==> flow/design.v <==
module control_unit (
    input wire clk,
    input wire reset,
    input wire [3:0] opcode,
    input wire zero_flag,
    input wire carry_flag,
    output reg pc_inc,
    output reg pc_load,
    output reg ir_load,
    output reg acc_load,
    output reg mar_load,
    output reg mdr_load,
    output reg addr_sel,
    output reg mem_write
);
    localparam [2:0] 
        FETCH     = 3'b000,
        DECODE    = 3'b001,
        EXECUTE   = 3'b010,
        MEM_READ  = 3'b011,
        MEM_WRITE = 3'b100;
    reg [2:0] current_state, next_state;
    always @(posedge clk or posedge reset) begin
        if (reset)
            current_state <= FETCH;
        else
            current_state <= next_state;
    end
    always @(*) begin
        next_state = current_state;  
        case (current_state)
            FETCH: next_state = DECODE;
            DECODE: next_state = EXECUTE;
            EXECUTE: begin
                case (opcode)
                    4'b0001, 4'b0010, 4'b0011: next_state = MEM_READ;  
                    4'b0100: next_state = MEM_READ;   
                    4'b0101: next_state = MEM_WRITE;  
                    4'b1001: next_state = FETCH;      
                    4'b1010: next_state = FETCH;      
                    4'b1011: next_state = FETCH;      
                    default: next_state = FETCH;
                endcase
            end
            MEM_READ: next_state = FETCH;
            MEM_WRITE: next_state = FETCH;
            default: next_state = FETCH;
        endcase
    end
always @(*) begin
    pc_inc = 1'b0;
    pc_load = 1'b0;
    ir_load = 1'b0;
    acc_load = 1'b0;
    mar_load = 1'b0;
    mdr_load = 1'b0;
    addr_sel = 1'b0;
    mem_write = 1'b0;
    case (current_state)
        FETCH: begin
            pc_inc = 1'b1;
            ir_load = 1'b1;
        end
        DECODE: begin
            mar_load = 1'b1;
        end
        EXECUTE: begin
            case (opcode)
                4'b0101: begin   
                    mdr_load = 1'b1;
                end
                4'b0110: begin   
                    acc_load = 1'b1;
                end
                4'b0111: begin   
                    acc_load = 1'b1;
                end
                4'b1000: begin   
                    acc_load = 1'b1;
                end
                4'b1001: begin   
                    pc_load = 1'b1;
                end
                4'b1010: begin   
                    pc_load = zero_flag;
                end
                4'b1011: begin   
                    pc_load = carry_flag;
                end
                default: begin   
                end
            endcase
        end
        MEM_READ: begin   
            addr_sel = 1'b1;
            acc_load = 1'b1;
        end
        MEM_WRITE: begin
            addr_sel = 1'b1;
            mem_write = 1'b1;
        end
    endcase
end
endmodule
module datapath (
    input wire clk,
    input wire reset,
    input wire [7:0] data_in,
    input wire pc_inc,
    input wire pc_load,
    input wire ir_load,
    input wire acc_load,
    input wire mar_load,
    input wire mdr_load,
    input wire addr_sel,
    output reg [7:0] instruction,
    output reg [3:0] opcode,
    output reg [3:0] operand,
    output reg [7:0] alu_result,
    output reg zero_flag,
    output reg carry_flag,
    output reg [7:0] data_out,
    output reg [7:0] address
);
    reg [7:0] pc;         
    reg [7:0] acc;        
    reg [7:0] mar;        
    reg [7:0] mdr;        
    reg       carry;      
    reg [8:0] alu_temp;   
    always @(posedge clk or posedge reset) begin
        if (reset)
            instruction <= 8'b0;
        else if (ir_load)
            instruction <= data_in;
    end
    always @(*) begin
        opcode = instruction[7:4];
        operand = instruction[3:0];
    end
    always @(posedge clk or posedge reset) begin
        if (reset)
            pc <= 8'b0;
        else if (pc_load)
            pc <= {4'b0, operand};   
        else if (pc_inc)
            pc <= pc + 1;            
    end
    always @(posedge clk or posedge reset) begin
        if (reset) begin
            acc <= 8'b0;
            carry <= 1'b0;
        end else if (acc_load) begin
            acc <= alu_result;
            carry <= alu_temp[8];
        end
    end
    always @(posedge clk or posedge reset) begin
        if (reset)
            mar <= 8'b0;
        else if (mar_load)
            mar <= {4'b0, operand};  
    end
    always @(posedge clk or posedge reset) begin
        if (reset)
            mdr <= 8'b0;
        else if (mdr_load)
            mdr <= acc;  
    end
    always @(*) begin
        alu_temp = 9'b0;
        case (opcode)
            4'b0001: alu_temp = {1'b0, acc} + {1'b0, data_in};  
            4'b0010: alu_temp = {1'b0, acc} - {1'b0, data_in};  
            4'b0011: alu_temp = acc & data_in;                  
            4'b0100: alu_temp = data_in;                        
            4'b0110: alu_temp = ~{1'b0, acc};                   
            4'b0111: alu_temp = {acc, 1'b0};                    
            4'b1000: alu_temp = {1'b0, acc[7:1]};               
            default: alu_temp = {1'b0, acc};
        endcase
        alu_result = alu_temp[7:0];
        carry_flag = carry;
        zero_flag = (acc == 8'b0);
    end
    always @(*) begin
        data_out = mdr;
        address = (addr_sel) ? mar : pc;
    end
endmodule
module cpu_8bit (
    input wire clk,
    input wire reset,
    input wire [7:0] data_in,
    output wire [7:0] data_out,
    output wire [7:0] address,
    output wire mem_write
);
    wire [7:0] instruction;
    wire [3:0] opcode;
    wire [3:0] operand;
    wire [7:0] alu_result;
    wire zero_flag;
    wire carry_flag;
    wire pc_inc;
    wire pc_load;
    wire ir_load;
    wire acc_load;
    wire mar_load;
    wire mdr_load;
    wire addr_sel;
    control_unit ctrl (
        .clk(clk),
        .reset(reset),
        .opcode(opcode),
        .zero_flag(zero_flag),
        .carry_flag(carry_flag),
        .pc_inc(pc_inc),
        .pc_load(pc_load),
        .ir_load(ir_load),
        .acc_load(acc_load),
        .mar_load(mar_load),
        .mdr_load(mdr_load),
        .addr_sel(addr_sel),
        .mem_write(mem_write)
    );
    datapath dp (
        .clk(clk),
        .reset(reset),
        .data_in(data_in),
        .pc_inc(pc_inc),
        .pc_load(pc_load),
        .ir_load(ir_load),
        .acc_load(acc_load),
        .mar_load(mar_load),
        .mdr_load(mdr_load),
        .addr_sel(addr_sel),
        .instruction(instruction),
        .opcode(opcode),
        .operand(operand),
        .alu_result(alu_result),
        .zero_flag(zero_flag),
        .carry_flag(carry_flag),
        .data_out(data_out),
        .address(address)
    );
endmodule
clock: 2.08 ns
lec_check: 0
abc_area: 1
cap_margin: 40
core_margin: 2
core_utilization: 72
cts_cluster_diameter: 363
cts_cluster_size: 16
gpl_timing_driven: 1
hold_slack_margin: 0.3
min_routing_layer: met1
place_density: 0.64
setup_slack_margin: -0.16
slew_margin: 20
run.sh (not shown) runs the stock make flow with config.mk's settings and CLKGATE_MAP_FILE=.
The starting point never finished: it broke off in global routing with GRT-0183.
Edit:
==> flow/config.mk (replaced) <==
export PLATFORM = sky130hd
export DESIGN_NAME = cpu_8bit
export DESIGN_NICKNAME = cpu_8bit
export VERILOG_FILES = /design/flow/design.v
export SDC_FILE = /design/flow/constraint.sdc
export NUM_CORES = 4
export LEC_CHECK = 0
export ABC_AREA = 1
export CAP_MARGIN = 0
export CORE_MARGIN = 2
export CORE_UTILIZATION = 72
export PLACE_DENSITY = 0.8
export SLEW_MARGIN = 20
==> flow/constraint.sdc (replaced) <==
create_clock -name core_clock -period 2.71 [get_ports {clk}]
set_input_delay 0.5420 -clock core_clock [delete_from_list [all_inputs] [get_ports {clk}]]
set_output_delay 0.5420 -clock core_clock [all_outputs]
set_load 0.01 [all_outputs]
Effect: The new run produced a layout that fails on negative setup slack. Synthesized cell count is unchanged. Die area is unchanged. Synthesized area is unchanged.
Edit:
--- a/flow/config.mk
+++ b/flow/config.mk
@@ -8,2 +8 @@
-export ABC_AREA = 1
-export CAP_MARGIN = 0
+export CAP_MARGIN = 20
@@ -11,2 +10 @@
-export CORE_UTILIZATION = 72
-export PLACE_DENSITY = 0.8
+export CORE_UTILIZATION = 29
==> flow/constraint.sdc (replaced) <==
create_clock -name core_clock -period 3.24 [get_ports {clk}]
set_input_delay 0.6480 -clock core_clock [delete_from_list [all_inputs] [get_ports {clk}]]
set_output_delay 0.6480 -clock core_clock [all_outputs]
set_load 0.01 [all_outputs]
The changed run ran to the end with no violations. First-iteration DRC count came out lower by well over a third. Synthesized area came out higher by a few percent. Cell count came out lower by a few percent. Utilization came out lower by 55 points. Count of clock-buffer cells in the layout is unchanged. Global-route usage came out lower by 21 points. Total power came out lower by about a fifth.
Edit:
--- a/flow/config.mk
+++ b/flow/config.mk
@@ -10 +10,2 @@
-export CORE_UTILIZATION = 29
+export CORE_UTILIZATION = 65
+export SETUP_SLACK_MARGIN = 0.68
==> flow/constraint.sdc (replaced) <==
create_clock -name core_clock -period 2.7 [get_ports {clk}]
set_input_delay 0.5400 -clock core_clock [delete_from_list [all_inputs] [get_ports {clk}]]
set_output_delay 0.5400 -clock core_clock [all_outputs]
set_load 0.01 [all_outputs]
What happened: Routed wire length increases by 18%; clock-buffer cell count increases by 1; final area went up by 12%; die size went down by 54%; hold slack gets better by 23 ps.

* * *

RTL: the design.v shown in full above, as it stands there.
clock: 5.85 ns
lec_check: 0
cap_margin: 20
core_margin: 2
core_utilization: 28
slew_margin: 20
Change:
Settings changed: CORE_UTILIZATION 28 to 72, PLACE_DENSITY from default to 0.95, TNS_END_PERCENT from default to 5.
Clock period 5.85 ns to 3.33 ns, I/O delays scaled along.
=> Routed wire length decreases slightly. Via count increases by a little under a tenth. Clock-buffer cell count is unchanged.

* * *

// cpu_8bit: RTL as listed in full above, without the edits since
Settings: LEC_CHECK=0, CAP_MARGIN=20, CORE_MARGIN=2, CORE_UTILIZATION=55, CTS_CLUSTER_DIAMETER=216, CTS_CLUSTER_SIZE=100, SETUP_SLACK_MARGIN=-0.4, SLEW_MARGIN=20, TNS_END_PERCENT=15; clock period 4.0 ns.
Then changed:
--- a/flow/config.mk
+++ b/flow/config.mk
@@ -9,2 +9,2 @@
-export CORE_MARGIN = 2
-export CORE_UTILIZATION = 55
+export CORE_MARGIN = 5
+export CORE_UTILIZATION = 52
@@ -13 +12,0 @@
-export SETUP_SLACK_MARGIN = -0.4
Outcome: The new run produced a clean layout. Count of clock-buffer cells in the layout does not change. Routed wire length grows by 3.5%. Combinational power grows by about 3%.
Then changed:
==> flow/config.mk (replaced) <==
export PLATFORM = sky130hd
export DESIGN_NAME = cpu_8bit
export DESIGN_NICKNAME = cpu_8bit
export VERILOG_FILES = /design/flow/design.v
export SDC_FILE = /design/flow/constraint.sdc
export NUM_CORES = 4
export LEC_CHECK = 0
export ABC_AREA = 0
export CAP_MARGIN = 10
export CELL_PAD_IN_SITES_DETAIL_PLACEMENT = 2
export CELL_PAD_IN_SITES_GLOBAL_PLACEMENT = 3
export CORE_ASPECT_RATIO = 0.67
export CORE_MARGIN = 4
export CORE_UTILIZATION = 63
export CTS_CLUSTER_SIZE = 73
export GPL_TIMING_DRIVEN = 0
export MAX_ROUTING_LAYER = met4
export MIN_ROUTING_LAYER = met2
export SETUP_SLACK_MARGIN = -0.36
export SLEW_MARGIN = 15
What happened: This time the run aborted during global placement without I/O (3_1_place_gp_skip_io), error GPL-0301; die area fell by about a fifth; synthesized area stays the same; synthesized cell count is unchanged.
Then changed:
==> flow/config.mk (replaced) <==
export PLATFORM = sky130hd
export DESIGN_NAME = cpu_8bit
export DESIGN_NICKNAME = cpu_8bit
export VERILOG_FILES = /design/flow/design.v
export SDC_FILE = /design/flow/constraint.sdc
export NUM_CORES = 4
export LEC_CHECK = 0
export ABC_AREA = 1
export CAP_MARGIN = 10
export CORE_ASPECT_RATIO = 1.55
export CORE_MARGIN = 2
export CORE_UTILIZATION = 63
export CTS_CLUSTER_SIZE = 73
export GPL_TIMING_DRIVEN = 0
export SLEW_MARGIN = 20
Result: The changed run ran to the end with no violations. Die size decreases by 13%. Synthesized area went down by about 3%. Synthesized cell count goes up by about 33%.
Then changed:
--- a/flow/config.mk
+++ b/flow/config.mk
@@ -8 +8 @@
-export ABC_AREA = 1
+export ABC_AREA = 0
@@ -10,2 +10,3 @@
-export CORE_ASPECT_RATIO = 1.55
-export CORE_MARGIN = 2
+export CELL_PAD_IN_SITES_GLOBAL_PLACEMENT = 3
+export CORE_ASPECT_RATIO = 0.67
+export CORE_MARGIN = 4
@@ -15 +16,2 @@
-export SLEW_MARGIN = 20
+export MAX_ROUTING_LAYER = met4
+export SLEW_MARGIN = 15
=> This time the run did not get past global placement without I/O (3_1_place_gp_skip_io), error GPL-0301. Die area goes up by about 15%. Synthesized cell count decreases by about 25%. Synthesized area rises by 3.1%.
Power and IR drop assume default switching activity.
